==> inputs of 09-11 <==
## ALUUnit
module ALUUnit(clock, ALUOp, funct, a, b, result, zero, carryOut);
clock: 2.83 ns
lec_check: 0
abc_area: 0
cap_margin: 0
core_margin: 2
core_utilization: 66
gpl_timing_driven: 1
max_routing_layer: met4
place_density: 0.58
slew_margin: 20
tns_end_percent: 100
run.sh (not shown) runs the stock make flow with config.mk's settings and CLKGATE_MAP_FILE=.
==> 10-04: changes against 09-11 <==
Settings changed: ABC_AREA 0 to 1, CORE_UTILIZATION 66 to 58, CTS_CLUSTER_DIAMETER set to 49, TNS_END_PERCENT 100 to 10.
==> flow/constraint.sdc (replaced) <==
create_clock -name core_clock -period 2.42 [get_ports {clock}]
set_input_delay 0.4840 -clock core_clock [delete_from_list [all_inputs] [get_ports {clock}]]
set_output_delay 0.4840 -clock core_clock [all_outputs]
set_load 0.01 [all_outputs]
==> summary of the runs <==
09-11 failed in 4_1_cts, error DPL-0038. 10-04 completed and failed the layout checks on setup timing. Of 09-11 and 10-04, 10-04 has the higher synthesized area (gap about 18%, measured against 10-04). Against 10-04, the die size of 09-11 is lower by 27%. Between 09-11 and 10-04, the lower synthesized cell count is in 09-11 (gap 41%, measured against 10-04).
==> figures <==
| metric | 09-11 | 10-04 |
|---|---|---|
| Status | did not finish | complete, but fails checks |
| Failing step | 4_1_cts | - |
| Violated checks | - | setup timing |
| Synthesized area | 7250 um^2 | 8870 um^2 |
| Placed cell count | 1,307 | 2,006 |
| Detail Placement HPWL | 21,800 um | 25,900 um |
| Chip Footprint | 11,800 um^2 | 16,300 um^2 |
| Worst setup slack before clock tree synthesis | -1.10 ns | -0.479 ns |
| And+or+nand+nor area frac | 0.158 | 0.379 |
| Area fraction in compound gates after synthesis | 0.293 | 0.0691 |
| XOR/XNOR Area Share | 0.00483 | 0.00197 |
| Top cell type by instance count after synthesis | dfxtp_1 | nand2_1 |
| YS chip area | 7250 um^2 | 8870 um^2 |
| Floorplan core density | 0.672 | 0.588 |
| Number of cell instances after yosys synthesis | 882 | 1,505 |
| Area of the core | 10,800 um^2 | 15,100 um^2 |
| Multiplexer share of the synthesized area | 0.00431 | 0 |
| Floorplan die height | 109 um | 128 um |
| Row cnt | 38 | 45 |
| Sequential-to-total area share from yosys stat | 0.288 | 0.236 |


==> inputs of trial 55 <==
==> flow/design.v <==
module ANDarray (regDst, ALUSrc, memToReg, regWrite, memRead, memWrite, branch, ALUOp1, ALUOp2, op);
	input[5:0] op;
	output regDst, ALUSrc, memToReg, regWrite, memRead, memWrite, branch, ALUOp1, ALUOp2;
	wire Rformat, lw, sw, beq;
	assign Rformat = (~op[0]) & (~op[1]) & (~op[2]) & (~op[3]) & (~op[4]) & (~op[5]), lw = (op[0]) & (op[1]) & (~op[2]) & (~op[3]) & (~op[4]) & (op[5]), sw = (op[0]) & (op[1]) & (~op[2]) & (op[3]) & (~op[4]) & (op[5]), beq = (~op[0]) & (~op[1]) & (op[2]) & (~op[3]) & (~op[4]) & (~op[5]);
	assign regDst = Rformat;
	assign ALUSrc = lw | sw;
	assign memToReg =  lw;
	assign regWrite = Rformat | lw;
	assign memRead = lw;
	assign memWrite = sw;
	assign branch = beq;
	assign ALUOp1 = Rformat;
	assign ALUOp2 = beq;
endmodule
module ALUControl(operation, ALUOp, ff);
	input[1:0] ALUOp;
	input [5:0] ff;
	output [2:0] operation;
	wire w0, w1, w2, w3;
	assign w0 = ff[0] | ff[3];
	assign operation[0] = ALUOp[1] & w0;
	assign w1 = ~ff[2];
	assign w2 = ~ALUOp[1];
	assign operation[1] = w2 | w1;
	assign w3 = ff[1] & ALUOp[1];
	assign operation[2] = w3 | ALUOp[0];
endmodule
module ALU32Bit(zero, carryOut, result, a, b, op);
	input [31:0] a, b;
	input [2:0] op;
	output reg [31:0] result;
	output zero, carryOut;
	reg carryOut;
	assign zero = (result == 0) ? 1 : 0;
	always @(a or b or op)
	begin
		carryOut = 1'b0;
		case(op)
			0: result = a & b;
			1: result = a | b;
			2: {carryOut, result[31:0]} = a + b;
			6: {carryOut, result[31:0]} = a - b;
			7: result = a < b ? 1 : 0;
			default: result = 0;
		endcase
	end
endmodule
module ALUUnit(clock, ALUOp, funct, a, b, result, zero, carryOut);
	input clock;
	input [1:0] ALUOp;
	input [5:0] funct;
	input [31:0] a, b;
	output reg [31:0] result;
	output reg zero, carryOut;
	reg [1:0] aluOpQ;
	reg [5:0] functQ;
	reg [31:0] aQ, bQ;
	wire [2:0] operation;
	wire [31:0] aluResult;
	wire aluZero, aluCarry;
	ALUControl ctl(operation, aluOpQ, functQ);
	ALU32Bit alu(aluZero, aluCarry, aluResult, aQ, bQ, operation);
	always @(posedge clock)
	begin
		aluOpQ <= ALUOp;
		functQ <= funct;
		aQ <= a;
		bQ <= b;
		result <= aluResult;
		zero <= aluZero;
		if (operation == 3'd2 || operation == 3'd6)
			carryOut <= aluCarry;
	end
endmodule
==> flow/run.sh <==
#!/bin/bash
# the make line also repeats each setting of config.mk as NAME=value (left out here)
make -C /OpenROAD-flow-scripts/flow DESIGN_CONFIG=/design/flow/config.mk WORK_HOME=/design/flow/orfs CLKGATE_MAP_FILE= finish
==> flow/config.mk <==
export PLATFORM = sky130hd
export DESIGN_NAME = ALUUnit
export DESIGN_NICKNAME = ALUUnit
export VERILOG_FILES = /design/flow/design.v
export SDC_FILE = /design/flow/constraint.sdc
export NUM_CORES = 4
export LEC_CHECK = 0
export ABC_AREA = 1
export CAP_MARGIN = 20
export CORE_ASPECT_RATIO = 1.12
export CORE_MARGIN = 2
export CORE_UTILIZATION = 66
export CTS_CLUSTER_DIAMETER = 361
export CTS_CLUSTER_SIZE = 98
export SETUP_SLACK_MARGIN = 1.08
export SLEW_MARGIN = 20
export TNS_END_PERCENT = 5
==> flow/constraint.sdc <==
create_clock -name core_clock -period 3.7 [get_ports {clock}]
set_input_delay 0.7400 -clock core_clock [delete_from_list [all_inputs] [get_ports {clock}]]
set_output_delay 0.7400 -clock core_clock [all_outputs]
set_load 0.01 [all_outputs]
==> inputs of trial 27, as changes to trial 55 <==
Settings changed: ABC_AREA 1 to not set, CORE_ASPECT_RATIO 1.12 to 0.5, CORE_UTILIZATION 66 to 49, CTS_CLUSTER_DIAMETER 361 to 378, CTS_CLUSTER_SIZE 98 to 91, MAX_ROUTING_LAYER set to met4, PLACE_DENSITY_LB_ADDON set to 0.06, SETUP_SLACK_MARGIN 1.08 to -0.3.
==> flow/constraint.sdc (replaced) <==
create_clock -name core_clock -period 5.0 [get_ports {clock}]
set_input_delay 1.0000 -clock core_clock [delete_from_list [all_inputs] [get_ports {clock}]]
set_output_delay 1.0000 -clock core_clock [all_outputs]
set_load 0.01 [all_outputs]
==> qor summary <==
Slew at the pin closest to its max-slew limit: trial 27 858 ps; trial 55 898 ps
Post-Synth Adder-Cell Area: trial 27 17.8%; trial 55 14.6%
Cell count in the Yosys report: trial 27 882; trial 55 1505
Clock tree cell share of total cell area: trial 27 3.20%; trial 55 2.71%
Average wire per cell in the routed design: trial 27 18.7 um; trial 55 16.9 um
Layout non-clock buf frac: trial 27 13.1%; trial 55 10.6%
Weighted congestion at the end of routability-driven global placement: trial 27 0.957; trial 55 1.05
Result of the run: trial 27 no timing/DRC/antenna violations; trial 55 no timing/DRC/antenna violations
Largest net degree at the start of global routing: trial 27 31; trial 55 32
Min setup slack post-route: trial 27 577 ps; trial 55 824 ps
Leak: trial 27 3.88 nW; trial 55 5.80 nW
Post-route core utilization: trial 27 60.5%; trial 55 81.3%
Met2 track demand over resource: trial 27 43.2%; trial 55 68.8%
Clock buffer cells: trial 27 10; trial 55 9
Total power after layout: trial 27 2.44 mW; trial 55 3.56 mW
All-Layer GR Usage: trial 27 28.6%; trial 55 39.1%
GR Util met1: trial 27 39.1%; trial 55 43.6%
Detailed Routing Iterations Pass 1: trial 27 5; trial 55 6
Die area: trial 27 15900 um^2; trial 55 14400 um^2
Synth Area in Simple Gates: trial 27 15.8%; trial 55 37.9%
Count of unique library cells instantiated by Yosys: trial 27 78; trial 55 33
Maximum operating frequency: trial 27 226 MHz; trial 55 348 MHz
Num tapcells: trial 27 198; trial 55 161


==> run P <==
RTL: the design.v shown in full above, as it stands there.
make LEC_CHECK=0 ABC_AREA=1 CAP_MARGIN=0 CORE_MARGIN=2 CORE_UTILIZATION=70 CTS_CLUSTER_DIAMETER=351 CTS_CLUSTER_SIZE=36 HOLD_SLACK_MARGIN=0.29 SETUP_SLACK_MARGIN=0.05 SLEW_MARGIN=20 finish   # period 2.42 ns
==> run G (differences from run P) <==
- CAP_MARGIN: 0 -> 20
- CORE_UTILIZATION: 70 -> 65
- CTS_CLUSTER_DIAMETER: 351 -> 346
- CTS_CLUSTER_SIZE: 36 -> 96
- HOLD_SLACK_MARGIN: 0.29 -> unset
- PLACE_DENSITY: unset -> 0.65
- SETUP_SLACK_MARGIN: 0.05 -> 1.1
- TNS_END_PERCENT: unset -> 40
==> flow/constraint.sdc (replaced) <==
create_clock -name core_clock -period 3.73 [get_ports {clock}]
set_input_delay 0.7460 -clock core_clock [delete_from_list [all_inputs] [get_ports {clock}]]
set_output_delay 0.7460 -clock core_clock [all_outputs]
set_load 0.01 [all_outputs]
==> comparison <==
- Run P never finished: it broke off in clock tree synthesis with DPL-0033. Run G went through all stages and came out clean.
- In synthesized cell count, run P and run G do not differ.
- Area after synthesis is the same in run G and run P.
- Against run G, the die size of run P is lower by 6.9%.
==> figures <==
                                                                       run P        run G
Core footprint                                                    0.0125 mm2   0.0133 mm2
Worst Setup Slack post-DPL                                         -0.444 ns     0.732 ns
Net count of the mapped netlist                                         1680         1680
Outcome                                                       did not finish  no timing/DRC/antenna violations
Failing step                                            clock tree synthesis            -
DIE WIDTH                                                             117 um       121 um
Total I/O pin count                                                      107          107
# placed instances                                                      1932         1755
Global placement routability congestion                                 1.11         1.03
Chip height                                                           117 um       121 um
Total die size                                                    0.0136 mm2   0.0146 mm2
Starting density of the core                                           0.709        0.667
Cell Rows                                                                 41           42
Part of the Yosys area used for sequential elements                    0.236        0.236
Area after detailed placement                                     0.0113 mm2  0.00996 mm2
Detailed-placement wirelength estimate                              26400 um     23000 um
Simple-gate share of the synthesized area                              0.379        0.379
Post-Syn Area per Cell                                              5.89 um2     5.89 um2
Number of unique standard cell types used by synthesis                    33           33
Post-synth regs                                                          104          104
No activity file was given, so power comes from the tool's default toggle rates.
